==> flow/design.v (excerpt) <==
module path_math
    (input [11:0] location,  
     input [11:0] target,  
     input [4:0] current_orientation,  
     input clock,
     input enable,
     input reset,
     output reg done,
	  output reg [4:0] needed_orientation,  
     output reg [11:0] move_command);  
	parameter DEG360 = 5'h18;
	parameter DEG180 = 5'h0C;
	reg [3:0] state;
	parameter IDLE 			 			= 4'h0;
	parameter NEEDED_ORIENTATION_1	= 4'h1;
	parameter ONE_CYCLE_DELAY_1		= 4'h2;
	parameter NEEDED_ORIENTATION_2	= 4'h3;
	parameter ONE_CYCLE_DELAY_2		= 4'h4;
	parameter PTC_AND_ANGLE 			= 4'h5;
	parameter DELTAS						= 4'h6;
	parameter ABS_DELTA_QUAD 			= 4'h7;
   parameter ORIENT_BASE_ANGLE		= 4'h8;
	parameter ABS_DY_DIV_SIN			= 4'h9;
	parameter REPORT			 			= 4'hF;
	reg orientation_helper_enable;
   wire [4:0] orientation_t;
	wire orientation_done;
   orientation_math om (.r_theta_original(location),.r_theta_final(target),.orientation(orientation_t),
                        .enable(orientation_helper_enable),.done(orientation_done),.reset(reset),.clock(clock));
   reg [4:0] angle;
	reg signed [8:0] x_location;
	reg signed [8:0] y_location;
	reg signed [8:0] x_target;
	reg signed [8:0] y_target;
	wire signed [8:0] x_location_t;
	wire signed [8:0] y_location_t;
	wire signed [8:0] x_target_t;
	wire signed [8:0] y_target_t;
	polar_to_cartesian ptc_original (.r_theta(location),.x_value(x_location_t),.y_value(y_location_t));
	polar_to_cartesian ptc_final (.r_theta(target),.x_value(x_target_t),.y_value(y_target_t));
	reg signed [8:0] delta_y;
	reg signed [8:0] delta_x;
	wire [7:0] abs_delta_x_t;
	wire [7:0] abs_delta_y_t;
	reg [7:0] abs_delta_x;
	reg [7:0] abs_delta_y;
	reg [1:0] quadrant;
	wire [1:0] quadrant_t;
	abs_val_8 absx (.v(delta_x),.absv(abs_delta_x_t));
	abs_val_8 absy (.v(delta_y),.absv(abs_delta_y_t));
	quadrant q1 (.x(delta_x),.y(delta_y),.q(quadrant_t));
	reg [2:0] base_angle;
	reg [6:0] distance;
   wire [7:0] distance_t;
	calc_r_y_theta calcr (.y(abs_delta_y),.x(abs_delta_x),.theta(base_angle),.r(distance_t));
  ...
Size: ~4400 cells after synthesis, ~290 flip-flops, roughly 50 I/O pins, about 41000 um2 of cells after synthesis.
clock: 6.1 ns
lec_check: 0
cap_margin: 15
core_aspect_ratio: 0.9
core_margin: 2
core_utilization: 72
cts_cluster_size: 31
setup_slack_margin: -0.62
slew_margin: 40
run.sh (not shown) runs the stock make flow with config.mk's settings and CLKGATE_MAP_FILE=.
The starting point ran to the end with violations: negative setup slack.
==> next run, changes <==
Settings changed: ABC_AREA from default to 1, CAP_MARGIN 15 to 20, CORE_ASPECT_RATIO 0.9 to default, CORE_UTILIZATION 72 to 65, CTS_CLUSTER_SIZE 31 to default, SETUP_SLACK_MARGIN -0.62 to default, SLEW_MARGIN 40 to 20.
Clock period 6.1 ns to 8.41 ns, I/O delays scaled along.
Outcome:
- With this change the flow produced a clean layout
- cell count came out higher by 23%
- via count came out higher by about 4.6%
- cell area came out higher by about 3%
- synthesized cell count came out higher by 28%
- count of clock-buffer cells in the layout does not change
- wire length came out lower by 15%
- die area came out higher by about 18%
- setup slack improved by 3.8 ns
- critical path depth came out higher by 2
==> next run, changes <==
Settings changed: ABC_AREA 1 to default, CORE_UTILIZATION 65 to 58, SETUP_SLACK_MARGIN from default to 2.18.
Clock period 8.41 ns to 8.71 ns, I/O delays scaled along.
The new run completed and failed the layout checks on negative setup slack.
Final area goes down by a few percent.
Die area grows by a few percent.
Cell count shrinks by about a fifth.
Setup slack degrades by 0.31 ns.
Synthesized area fell by a few percent.
Core utilization is lower by 7.6 points.
==> next run, changes <==
Settings changed: CORE_UTILIZATION 58 to 40, CTS_CLUSTER_SIZE from default to 16, GPL_TIMING_DRIVEN from default to 0, HOLD_SLACK_MARGIN from default to 0.06, SETUP_SLACK_MARGIN 2.18 to default.
Clock period 8.71 ns to 12.0 ns, I/O delays scaled along.
- The new run produced a clean layout
- count of clock-buffer cells in the layout does not change
- wire length fell slightly
- sequential share of layout area rose by 1.7 points
- final cell count rose slightly
- global-route usage fell by 9.1 points
- design area fell by roughly a tenth
- worst setup slack is better by 0.55 ns
- register-to-register slack is better by 3.2 ns
- sequential cell count is unchanged
- worst hold slack is better by 0.0074 ns
